==> inputs of run a <==
// CPU
module CPU(
    input               clk         ,
    input               rstn        ,
    input               rf_dcp_rd   ,
    input [4:0]         rf_addr     ,
    output reg [31:0]   rf_out      ,
    output [7:0]        imem_addr   ,
    input [31:0]        imem_rdata  ,
    output [7:0]        dmem_addr   ,
    output [31:0]       dmem_wdata  ,
    output              dmem_we     ,
    input [31:0]        dmem_rdata  ,
    output              stop
    );
clock: 6.76 ns
lec_check: 0
cap_margin: 20
core_margin: 2
core_utilization: 72
cts_cluster_diameter: 360
cts_cluster_size: 17
max_routing_layer: met4
place_density_lb_addon: 0.25
slew_margin: 20
tns_end_percent: 20
run.sh (not shown) runs the stock make flow with config.mk's settings and CLKGATE_MAP_FILE=.
==> run b: changes against run a <==
CORE_UTILIZATION = 40   (was 72)
CTS_CLUSTER_DIAMETER = unset   (was 360)
CTS_CLUSTER_SIZE = unset   (was 17)
MAX_ROUTING_LAYER = unset   (was met4)
PLACE_DENSITY_LB_ADDON = unset   (was 0.25)
TNS_END_PERCENT = unset   (was 20)
==> flow/constraint.sdc (replaced) <==
create_clock -name core_clock -period 10.2 [get_ports {clk}]
set_input_delay 2.0400 -clock core_clock [delete_from_list [all_inputs] [get_ports {clk}]]
set_output_delay 2.0400 -clock core_clock [all_outputs]
set_load 0.01 [all_outputs]
==> run c: changes against run a <==
ABC_AREA = 1   (was unset)
CTS_CLUSTER_DIAMETER = 319   (was 360)
CTS_CLUSTER_SIZE = unset   (was 17)
MAX_ROUTING_LAYER = unset   (was met4)
PLACE_DENSITY_LB_ADDON = 0.06   (was 0.25)
SETUP_SLACK_MARGIN = 0.61   (was unset)
TNS_END_PERCENT = unset   (was 20)
==> flow/constraint.sdc (replaced) <==
create_clock -name core_clock -period 4.11 [get_ports {clk}]
set_input_delay 0.8220 -clock core_clock [delete_from_list [all_inputs] [get_ports {clk}]]
set_output_delay 0.8220 -clock core_clock [all_outputs]
set_load 0.01 [all_outputs]
==> run d: changes against run a <==
CORE_UTILIZATION = 66   (was 72)
CTS_CLUSTER_DIAMETER = 27   (was 360)
CTS_CLUSTER_SIZE = unset   (was 17)
PLACE_DENSITY_LB_ADDON = unset   (was 0.25)
SETUP_SLACK_MARGIN = 1.82   (was unset)
TNS_END_PERCENT = unset   (was 20)
==> flow/constraint.sdc (replaced) <==
create_clock -name core_clock -period 6.87 [get_ports {clk}]
set_input_delay 1.3740 -clock core_clock [delete_from_list [all_inputs] [get_ports {clk}]]
set_output_delay 1.3740 -clock core_clock [all_outputs]
set_load 0.01 [all_outputs]
==> impl_metrics.env <==
# yosys + openroad results
export IMPL_post_cts_resized=160
export IMPL_cts_setup_buffers=17
export IMPL_initial_utilization=0.726
export IMPL_ys_seq_frac=0.519
export IMPL_synth_top_area_share=0.395
export IMPL_stop_stage="global routing"
export IMPL_tool_error="[ERROR GRT-0116] Global routing finished with congestion. Check the congestion regions in the DRC Viewer."
export IMPL_grtUsageMet1=0.808
export IMPL_grt_usage=0.810
export IMPL_syn_area_um2=77800
export IMPL_die_area_um2=111000
export IMPL_status="stopped before the end"
export IMPL_place_inst=8841
export IMPL_met2_usage=0.937
export IMPL_overflow=14
export IMPL_fp_coreArea_um2=107000
export IMPL_synthCells=7300
export IMPL_synth_area_mux_share=0.103
export IMPL_yosysCellCount=7300
(the above is from run a)
==> impl_metrics.env <==
# implementation run metrics
export IMPL_status="no timing/DRC/antenna violations"
export IMPL_die_area_um2=198000
export IMPL_synthCells=7300
export IMPL_initial_utilization=0.403
export IMPL_fp_coreArea_um2=193000
export IMPL_place_inst=9631
export IMPL_overflow=0
export IMPL_syn_area_um2=77800
export IMPL_yosysCellCount=7300
export IMPL_grtUsageMet1=0.416
export IMPL_post_cts_resized=0
export IMPL_met2_usage=0.502
export IMPL_synth_top_area_share=0.395
(the above is from run b)
==> impl_metrics.env <==
# yosys + openroad results
export IMPL_overflow=177
export IMPL_tool_error="[ERROR GRT-0232] Routing congestion too high. Check the congestion heatmap in the GUI."
export IMPL_grt_usage=0.823
export IMPL_yosysTopAreaCell="edfxtp_1"
export IMPL_place_inst=8900
export IMPL_status="stopped before the end"
export IMPL_syn_area_per_cell_um2=10.7
export IMPL_die_area_um2=121000
export IMPL_cts_setup_buffers=12
export IMPL_met2_usage=0.937
export IMPL_synthCells=7300
export IMPL_ys_seq_frac=0.519
export IMPL_synth_top_area_share=0.395
export IMPL_syn_area_um2=77800
export IMPL_synth_area_mux_share=0.103
export IMPL_post_cts_resized=118
export IMPL_stop_stage="global routing"
export IMPL_cts_htree_levels=5
export IMPL_initial_utilization=0.668
(the above is from run d)
==> impl_metrics.env <==
# yosys + openroad results
export IMPL_ys_seq_frac=0.514
export IMPL_fp_coreArea_um2=109000
export IMPL_synthCells=9447
export IMPL_initial_utilization=0.723
export IMPL_synth_area_mux_share=0
export IMPL_die_area_um2=112000
export IMPL_overflow=447
export IMPL_stop_stage="global routing"
export IMPL_yosysCellCount=9447
export IMPL_status="stopped before the end"
export IMPL_synth_top_area_share=0.392
export IMPL_tool_error="[ERROR GRT-0232] Routing congestion too high. Check the congestion heatmap in the GUI."
(the above is from run c)
